==> inputs of trial 6 <==
==> flow/design.v <==
module cordic_stage 	(input [15:0] x,
			input [15:0] y,
			input [15:0]z,
			input mode,
			input reset,
			input clock,
			input [2:0] stage,
			output reg [15:0] x_out,
			output reg [15:0] y_out,
			output reg [15:0] z_out,
			output reg mode_out,
			output [2:0] stage_out);
		reg [15:0] atan;
		always @*
		begin
			case (stage) 
				3'b000 : atan = 16'b0_0000000_11001001;
				3'b001 : atan = 16'b0_0000000_01110110;
				3'b010 : atan = 16'b0_0000000_00111110;
				3'b011 : atan = 16'b0_0000000_00011111;
				3'b100 : atan = 16'b0_0000000_00001111;
				3'b101 : atan = 16'b0_0000000_00000111;
				3'b110 : atan = 16'b0_0000000_00000011;
				3'b111 : atan = 16'b0_0000000_00000001;
			endcase
		end
		assign stage_out = stage + 1;
		always @(posedge clock or negedge reset)
		begin
			if (~reset)
			begin
				x_out <= 0;
				y_out <= 0;
				z_out <= 0;
				mode_out <= 0;
			end
			else
			begin
				mode_out <= mode;
				if (mode == 0)
				begin
					if (z[15] == 0)
					begin
						case (x[15]^y[15])
							1'b0 : x_out <= (x[14:0] > (y[14:0] >> stage) ) ? 
									{x[15], x[14:0] - (y[14:0] >> stage)} :
									{~x[15],(y[14:0] >> stage) - x[14:0]}; 
							1'b1 : x_out <= {x[15], x[14:0] + (y[14:0] >> stage)};
						endcase
						case (x[15]^y[15])
							1'b1 : y_out <= (y[14:0] > (x[14:0] >> stage) ) ? 
									{y[15], y[14:0] - (x[14:0] >> stage)} :
									{~y[15],(x[14:0] >> stage) - y[14:0]}; 
							1'b0 : y_out <= {y[15], y[14:0] + (x[14:0] >> stage)};
						endcase
						z_out <= (z[14:0] > atan[14:0]) ? z - atan : {~z[15],atan[14:0] - z[14:0]};
					end
					else
					begin
						case (x[15]^y[15])
							1'b1 : x_out <= (x[14:0] > (y[14:0] >> stage) ) ? 
									{x[15], x[14:0] - (y[14:0] >> stage)} :
									{~x[15],(y[14:0] >> stage) - x[14:0]};
							1'b0 : x_out <= {x[15], x[14:0] + (y[14:0] >> stage)};
						endcase
						case (x[15]^y[15])
							1'b0 : y_out <= (y[14:0] > (x[14:0] >> stage) ) ? 
									{y[15], y[14:0] - (x[14:0] >> stage)} :
									{~y[15],(x[14:0] >> stage) - y[14:0]};
							1'b1 : y_out <= {y[15], y[14:0] + (x[14:0] >> stage)};
						endcase
						z_out <= (z[14:0] > atan[14:0]) ? z - atan : {~z[15],atan[14:0] - z[14:0]};
					end
				end
				else
				begin
					if (y[15] == 1)
					begin
						case (x[15]^y[15])
							1'b0 : x_out <= (x[14:0] > (y[14:0] >> stage) ) ? 
									{x[15], x[14:0] - (y[14:0] >> stage)} :
									{~x[15],(y[14:0] >> stage) - x[14:0]};
							1'b1 : x_out <= {x[15], x[14:0] + (y[14:0] >> stage)};
						endcase
						case (x[15]^y[15])
							1'b1 : y_out <= (y[14:0] > (x[14:0] >> stage) ) ? 
									{y[15], y[14:0] - (x[14:0] >> stage)} :
									{~y[15],(x[14:0] >> stage) - y[14:0]}; 
							1'b0 : y_out <= {y[15], y[14:0] + (x[14:0] >> stage)};
						endcase
						case (z[15])
							1'b0 : z_out <= (z[14:0] > atan[14:0]) ? 
									{z[15], z[14:0] - atan[14:0]} :
									{~z[15],atan[14:0] - z[14:0]};
							1'b1 : z_out <= {z[15], z[14:0] + atan[14:0]};
						endcase
					end
					else
					begin
						case (x[15]^y[15])
							1'b1 : x_out <= (x[14:0] > (y[14:0] >> stage) ) ? 
									{x[15], x[14:0] - (y[14:0] >> stage)} :
									{~x[15],(y[14:0] >> stage) - x[14:0]};
							1'b0 : x_out <= {x[15], x[14:0] + (y[14:0] >> stage)};
						endcase
						case (x[15]^y[15])
							1'b0 : y_out <= (y[14:0] > (x[14:0] >> stage) ) ? 
									{y[15], y[14:0] - (x[14:0] >> stage)} :
									{~y[15],(x[14:0] >> stage) - y[14:0]};
							1'b1 : y_out <= {y[15], y[14:0] + (x[14:0] >> stage)};
						endcase
						case (z[15])
							1'b1 : z_out <= (z[14:0] > atan[14:0]) ? 
									{z[15], z[14:0] - atan[14:0]} :
									{~z[15],atan[14:0] - z[14:0]}; 
							1'b0 : z_out <= {z[15], z[14:0] + atan[14:0]};
						endcase
					end
				end
			end
		end
endmodule
module cordic 	(input op_mode,
		input [15:0] x_coordinate,
		input [15:0] y_coordinate,
		input [15:0] rotate_amount,
		input clock,
		input reset,
		output reg [15:0] x_or_phase_out,
		output reg [15:0] y_or_size_out
		);
		reg [15:0] x_in;
		reg [15:0] y_in;
		reg [15:0] z_in;
		reg mode_in;
		wire [15:0] connections_x [7:0];
		wire [15:0] connections_y [7:0];
		wire [15:0] connections_z [7:0];
		wire connections_mode [7:0];
		wire [2:0] connections_stage [7:0];
		wire [15:0] outx;
		wire [15:0] outy;
		wire [15:0] outz;
		wire [32:0] holderx;
		wire [14:0] divx;
		wire [14:0] divy;
		wire [32:0] holdery;
		assign outx = connections_x[7];
		assign outy = connections_y[7];
		assign outz = connections_z[7];
		assign holderx = outx[14:0];
		assign divx = (holderx << 8) / 15'b00000001_10100101;
		assign holdery = outy[14:0];
		assign divy = (holdery << 8) / 15'b00000001_10100101;
		always @(posedge clock or negedge reset)
		begin
			if (~reset)
			begin
				x_in <= 0;
				y_in <= 0;
				z_in <= 0;
				x_or_phase_out <= 0;
				y_or_size_out <= 0;
			end
			else
			begin
				mode_in <= op_mode;
				if (connections_mode[7] == 0)
				begin
					x_or_phase_out <= {outx[15], divx};
					y_or_size_out <= {outy[15], divy};
				end
				else
				begin
					y_or_size_out <= {outx[15], divx};
					x_or_phase_out <= outz;
				end
				if(op_mode == 0)
				begin
					if (rotate_amount[14:0] <= (15'b0000011_00100100 >> 1))
					begin
						z_in <= rotate_amount;
						x_in <= x_coordinate;
						y_in <= y_coordinate;
					end
					else
					begin
						if (rotate_amount[15] == 1)
						begin
							x_in <= y_coordinate;
							y_in <= {~x_coordinate[15],x_coordinate[14:0]};
							z_in <= {rotate_amount[15],rotate_amount[14:0] - (15'b0000011_00100100 >> 1)};
						end
						else
						begin
							y_in <= x_coordinate;
							x_in <= {~y_coordinate[15],y_coordinate[14:0]};
							z_in <= rotate_amount - (16'b0_0000011_00100100>>1);
						end
					end
				end
				else
				begin
					if (x_coordinate[15] == 0)
					begin
						z_in <= 0;
						x_in <= x_coordinate;
						y_in <= y_coordinate;
					end
					else
					begin
						if (y_coordinate[15] == 0)
						begin
							x_in <= y_coordinate;
							y_in <= {~x_coordinate[15],x_coordinate[14:0]};
							z_in <= (16'b0_0000011_00100100 >> 1);
						end
						else
						begin
							y_in <= x_coordinate;
							x_in <= {~y_coordinate[15],y_coordinate[14:0]};
							z_in <= 16'b1_0000001_10010010;  
						end
					end
				end
			end
		end
		wire [2:0] gnd;
		assign gnd = 0;
		cordic_stage s0 (x_in, y_in, z_in, mode_in, reset, clock, gnd,
				 connections_x[0], connections_y[0], connections_z[0], connections_mode[0], connections_stage[0]);
		genvar i;
		generate
			for (i = 1; i < 8; i = i + 1) begin : stages
				cordic_stage  s0 (connections_x[i - 1],
							connections_y[i - 1],
							connections_z[i - 1],
							connections_mode[i - 1],
							reset,
							clock,
							connections_stage[i - 1],
							connections_x[i], 
							connections_y[i],
							connections_z[i],
							connections_mode[i],
							connections_stage[i]);
			end
		endgenerate
endmodule
==> flow/run.sh <==
#!/bin/bash
# the make line also repeats each setting of config.mk as NAME=value (left out here)
make -C /OpenROAD-flow-scripts/flow DESIGN_CONFIG=/design/flow/config.mk WORK_HOME=/design/flow/orfs CLKGATE_MAP_FILE= finish
==> flow/config.mk <==
export PLATFORM = sky130hd
export DESIGN_NAME = cordic
export DESIGN_NICKNAME = cordic
export VERILOG_FILES = /design/flow/design.v
export SDC_FILE = /design/flow/constraint.sdc
export NUM_CORES = 4
export LEC_CHECK = 0
export ABC_AREA = 1
export CAP_MARGIN = 0
export CORE_MARGIN = 2
export CORE_UTILIZATION = 72
export CTS_CLUSTER_DIAMETER = 263
export CTS_CLUSTER_SIZE = 15
export PLACE_DENSITY_LB_ADDON = 0.01
export SETUP_SLACK_MARGIN = 1.14
export SLEW_MARGIN = 20
==> flow/constraint.sdc <==
create_clock -name core_clock -period 3.93 [get_ports {clock}]
set_input_delay 0.7860 -clock core_clock [delete_from_list [all_inputs] [get_ports {clock}]]
set_output_delay 0.7860 -clock core_clock [all_outputs]
set_load 0.01 [all_outputs]
==> inputs of build 84, as changes to trial 6 <==
Settings changed: CAP_MARGIN 0 to 15, CORE_ASPECT_RATIO from default to 1.81, CORE_UTILIZATION 72 to 58, CTS_CLUSTER_DIAMETER 263 to 196, CTS_CLUSTER_SIZE 15 to default, GPL_ROUTABILITY_DRIVEN from default to 1, MIN_ROUTING_LAYER from default to met1, PLACE_DENSITY_LB_ADDON 0.01 to default, SETUP_SLACK_MARGIN 1.14 to default, SLEW_MARGIN 20 to 10.
==> flow/constraint.sdc (replaced) <==
create_clock -name core_clock -period 7.15 [get_ports {clock}]
set_input_delay 1.4300 -clock core_clock [delete_from_list [all_inputs] [get_ports {clock}]]
set_output_delay 1.4300 -clock core_clock [all_outputs]
set_load 0.01 [all_outputs]
==> inputs of build 82, as changes to trial 6 <==
Settings changed: CAP_MARGIN 0 to 20, CELL_PAD_IN_SITES_DETAIL_PLACEMENT from default to 2, CORE_ASPECT_RATIO from default to 0.86, CORE_UTILIZATION 72 to 27, CTS_CLUSTER_DIAMETER 263 to default, CTS_CLUSTER_SIZE 15 to 22, GPL_TIMING_DRIVEN from default to 0, PLACE_DENSITY_LB_ADDON 0.01 to default, SETUP_SLACK_MARGIN 1.14 to default, SLEW_MARGIN 20 to 0.
==> flow/constraint.sdc (replaced) <==
create_clock -name core_clock -period 16.0 [get_ports {clock}]
set_input_delay 3.2000 -clock core_clock [delete_from_list [all_inputs] [get_ports {clock}]]
set_output_delay 3.2000 -clock core_clock [all_outputs]
set_load 0.01 [all_outputs]
==> inputs of trial 22, as changes to trial 6 <==
Settings changed: CAP_MARGIN 0 to 20, CORE_UTILIZATION 72 to 66, CTS_CLUSTER_DIAMETER 263 to default, CTS_CLUSTER_SIZE 15 to default, MAX_ROUTING_LAYER from default to met4, PLACE_DENSITY_LB_ADDON 0.01 to default, SETUP_SLACK_MARGIN 1.14 to default.
==> flow/constraint.sdc (replaced) <==
create_clock -name core_clock -period 10.8 [get_ports {clock}]
set_input_delay 2.1600 -clock core_clock [delete_from_list [all_inputs] [get_ports {clock}]]
set_output_delay 2.1600 -clock core_clock [all_outputs]
set_load 0.01 [all_outputs]
==> GITHUB_STEP_SUMMARY <==
### Metrics collected by this job

| Metric | Value |
|---|---|
| Met3 track utilization from global routing | `0.0821` |
| Worst slack, placed | `-4.47 ns` |
| Run status | `failed layout checks` |
| GR met1 Demand/Resource | `0.357` |
| Gp weighted congestion | `1.08` |
| Initial core utilization | `0.583` |
| Remaining Overflow, GRT | `0` |
| Layout check fault list | `setup timing` |
| Global routing usage on met2 | `0.764` |
| Placeable core area | `99700 um2` |
| Final-report setup violation count | `16` |
| Width of the die | `~240 um` |
| Site row count | `156` |
| Final setup margin | `-4.97 ns` |
That was build 84.
==> GITHUB_STEP_SUMMARY <==
### Metrics collected by this job

| Metric | Value |
|---|---|
| Gp weighted congestion | `1.11` |
| Net Count, Synth | `9353` |
| Number of sinks handled by clock tree synthesis | `472` |
| Top cells by area, synth | `sky130_fd_sc_hd__dfrtp_1, sky130_fd_sc_hd__ha_1, sky130_fd_sc_hd__nand2_1` |
| Remaining Overflow, GRT | `828` |
| Global routing usage on met2 | `0.979` |
| Width of the die | `just under 300 um` |
| GR met1 Demand/Resource | `0.850` |
| Met3 track utilization from global routing | `0.764` |
| Number of buffers between clock root and the deepest sink | `3` |
| Run status | `aborted with a tool error` |
| Initial core utilization | `0.725` |
| Last stage reached | `global routing (5_1_grt)` |
| Worst slack, placed | `-7.34 ns` |
| First error message | `[ERROR GRT-0232] Routing congestion too high. Check the congestion heatmap in the GUI.` |
| Placeable core area | `80300 um2` |
| Site row count | `104` |
| Most frequent cell after synthesis | `sky130_fd_sc_hd__nand2_1` |
That was trial 6.
==> GITHUB_STEP_SUMMARY <==
### Metrics collected by this job

| Metric | Value |
|---|---|
| Global routing usage on met2 | `0.575` |
| Fraction of the mapped netlist area in compound gates | `0.175` |
| Met3 track utilization from global routing | `0.282` |
| Worst slack, placed | `-0.914 ns` |
| GR met1 Demand/Resource | `0.399` |
| Most congested layer reported by global routing | `met2` |
| Net Count, Synth | `9353` |
| Dominant kind of combinational cell | `simple AND/OR/NAND/NOR gates` |
| Run status | `aborted with a tool error` |
| Site row count | `158` |
| Initial core utilization | `0.271` |
| Last stage reached | `global routing (5_1_grt)` |
| Post-synthesis async set-or-reset flop share | `0.998` |
| CTS HTree Levels | `2` |
| Remaining Overflow, GRT | `39` |
| Gp weighted congestion | `around 0.94` |
| Synthesis Warnings | `2` |
| Placeable core area | `215000 um2` |
| First error message | `[ERROR GRT-0116] Global routing finished with congestion. Check the congestion regions in the DRC Viewer.` |
That was build 82.
==> GITHUB_STEP_SUMMARY <==
### Metrics collected by this job

| Metric | Value |
|---|---|
| Max-cap check violation count | `1` |
| Source of the worst register-to-register timing path | `stages[7].s0.x_out[6]` |
| Final-report setup violation count | `8` |
| Global routing usage on met2 | `0.681` |
| GR met1 Demand/Resource | `0.517` |
| Placeable core area | `about 87000 um2` |
| Yosys synthesis chip area | `58200 um2` |
| Max Slew Vio Count | `3` |
| Final setup margin | `-3.12 ns` |
| Utilization of the core after routing | `0.816` |
| Area occupied by multi-input gates | `~43000 um2` |
| Width of the die | `301 um` |
| Met3 track utilization from global routing | `0.0671` |
| Run status | `failed layout checks` |
| Layout check fault list | `capacitance limit, slew limit, setup timing` |
| Remaining Overflow, GRT | `0` |
| Gp weighted congestion | `slightly above 1` |
| Site row count | `around 110` |
That was trial 22.
